==> flow/design.v <==
`timescale 10ns/1ns
module servo( input clk, input rst, output reg PWM, input [1:0]boton_cambiar_grados );
integer contador;
integer frecuencia;
integer auxContador;
reg C;
always@(posedge clk) begin
if (rst) begin
	PWM<=0;
	contador<=0;
end else begin
PWM<=~boton_cambiar_grados;
	auxContador=auxContador+1;
	if(boton_cambiar_grados==1)
		begin
				contador<= contador +1;                      
				if (contador< 75_000) 
				begin
					PWM <= 1;
				end
				else
				if (contador < 1_900_000)  
				begin
				PWM <= 0;
				end
	end			
	else if(boton_cambiar_grados==2)
		begin
				contador<= contador +1;                      
				if (contador<150_000)  
				begin
					PWM <= 1;
				end
				else
				if (contador < 1_850_000)  
				begin
				PWM <= 0;
				end
	end	
	else if(boton_cambiar_grados==3)
		begin
				contador<= contador +1;                      
				if (contador<240_000)	 
				begin
					PWM <= 1;
				end
				else
				if (contador < 1_800_000)  
				begin
				PWM <= 0;
				end
	end
	if(contador >=2_100_000)  
	begin
		contador <= 0;
	end			
end
end
 endmodule 
module ultrasonido1(input ultra, input clk, input rst, input echo, output reg done, output reg trigger, output reg [15:0] distance);
	parameter divH = 1000; 
	parameter divL = 2000;
	integer countF;
	integer countEcho;
	always @(posedge clk) begin 
		if (rst | ultra) 
		begin 
			countF <= 0;
			trigger <= 0;
		end 
		else 
		begin
			countF <= countF +1;  
			if (countF < divH+1)
				trigger <= 1;
			else
			if (countF < divL+1)
				trigger <= 0;
			else 
				countF <= 0;
		end
	end
	always @(posedge clk) begin
		if (rst) begin
			countEcho <= 0;
			done <= 0;
			distance <= 0;
		end
		else if (echo == 1) begin
			countEcho <= countEcho +1;
			done <= 0;
		end
		else
		begin
			if (echo == 0 & countEcho != 0)	
				distance <= (~countEcho*340)/2000000;
				countEcho <=0;
				done <= 1; 	
		end
	end
endmodule
`timescale 10ns/1ns
 module radar(  input clk, input rst, input echo, input [1:0] boton_cambiar_grados, output done, output trigger,
 output [15:0] distance, output PWM, input ultra);
 servo   servo( .clk (clk), .rst(rst), .PWM(PWM), .boton_cambiar_grados(boton_cambiar_grados));
 ultrasonido1 ultrasonido2( .ultra(ultra), .clk(clk), .rst(rst),  .echo(echo), .done(done), .trigger(trigger),.distance(distance));
 endmodule
==> flow/config.mk <==
export PLATFORM = sky130hd
export DESIGN_NAME = radar
export DESIGN_NICKNAME = radar
export VERILOG_FILES = /design/flow/design.v
export SDC_FILE = /design/flow/constraint.sdc
export NUM_CORES = 4
export LEC_CHECK = 0
export ABC_AREA = 1
export CAP_MARGIN = 15
export CELL_PAD_IN_SITES_DETAIL_PLACEMENT = 0
export CELL_PAD_IN_SITES_GLOBAL_PLACEMENT = 3
export CORE_ASPECT_RATIO = 1.69
export CORE_MARGIN = 2
export CORE_UTILIZATION = 40
export CTS_CLUSTER_DIAMETER = 129
export CTS_CLUSTER_SIZE = 55
export GPL_TIMING_DRIVEN = 0
export HOLD_SLACK_MARGIN = 0.09
export MAX_ROUTING_LAYER = met5
export MIN_ROUTING_LAYER = met2
export PLACE_DENSITY = 0.63
export SETUP_SLACK_MARGIN = 5.0
export SLEW_MARGIN = 10
export TNS_END_PERCENT = 15
==> flow/constraint.sdc <==
create_clock -name core_clock -period 41.3 [get_ports {clk}]
set_input_delay 8.2600 -clock core_clock [delete_from_list [all_inputs] [get_ports {clk}]]
set_output_delay 8.2600 -clock core_clock [all_outputs]
set_load 0.01 [all_outputs]
run.sh (not shown) runs the stock make flow with config.mk's settings and CLKGATE_MAP_FILE=.
The first run ended with an error in global placement without I/O (3_1_place_gp_skip_io) (GPL-0301).
Next try:
Settings changed: CAP_MARGIN 15 to 20, CELL_PAD_IN_SITES_DETAIL_PLACEMENT 0 to not set, CELL_PAD_IN_SITES_GLOBAL_PLACEMENT 3 to not set, CORE_ASPECT_RATIO 1.69 to not set, CORE_UTILIZATION 40 to 72, CTS_CLUSTER_DIAMETER 129 to not set, CTS_CLUSTER_SIZE 55 to not set, GPL_TIMING_DRIVEN 0 to not set, HOLD_SLACK_MARGIN 0.09 to not set, MAX_ROUTING_LAYER met5 to not set, MIN_ROUTING_LAYER met2 to not set, PLACE_DENSITY 0.63 to 0.36, SETUP_SLACK_MARGIN 5.0 to not set, SLEW_MARGIN 10 to 20.
Clock period 41.3 ns to 16.8 ns, I/O delays scaled along.
The changed run completed with no timing, DRC or antenna violations.
Die area is lower by about 44%.
Area after synthesis is unchanged.
Synthesized cell count does not change.
Next try:
Settings changed: CTS_CLUSTER_SIZE set to 15, HOLD_SLACK_MARGIN set to 0.29, PLACE_DENSITY 0.36 to not set, PLACE_DENSITY_LB_ADDON set to 0.06, SETUP_SLACK_MARGIN set to 3.41, TNS_END_PERCENT 15 to not set.
Clock period 16.8 ns to 12.0 ns, I/O delays scaled along.
Result:
- This time the run died in detailed placement (3_5_place_dp)
- die area stays the same
- synthesized area stays the same
- synthesized cell count is unchanged
Next try:
Settings changed: CTS_CLUSTER_DIAMETER set to 348, CTS_CLUSTER_SIZE 15 to 100, HOLD_SLACK_MARGIN 0.29 to not set, PLACE_DENSITY set to 0.87, PLACE_DENSITY_LB_ADDON 0.06 to not set, SETUP_SLACK_MARGIN 3.41 to not set, TNS_END_PERCENT set to 10.
Clock period 12.0 ns to 13.9 ns, I/O delays scaled along.
Result: With this change the flow died in clock tree synthesis (4_1_cts) on DPL-0038; synthesized area is unchanged; die size stays the same; synthesized cell count does not change.
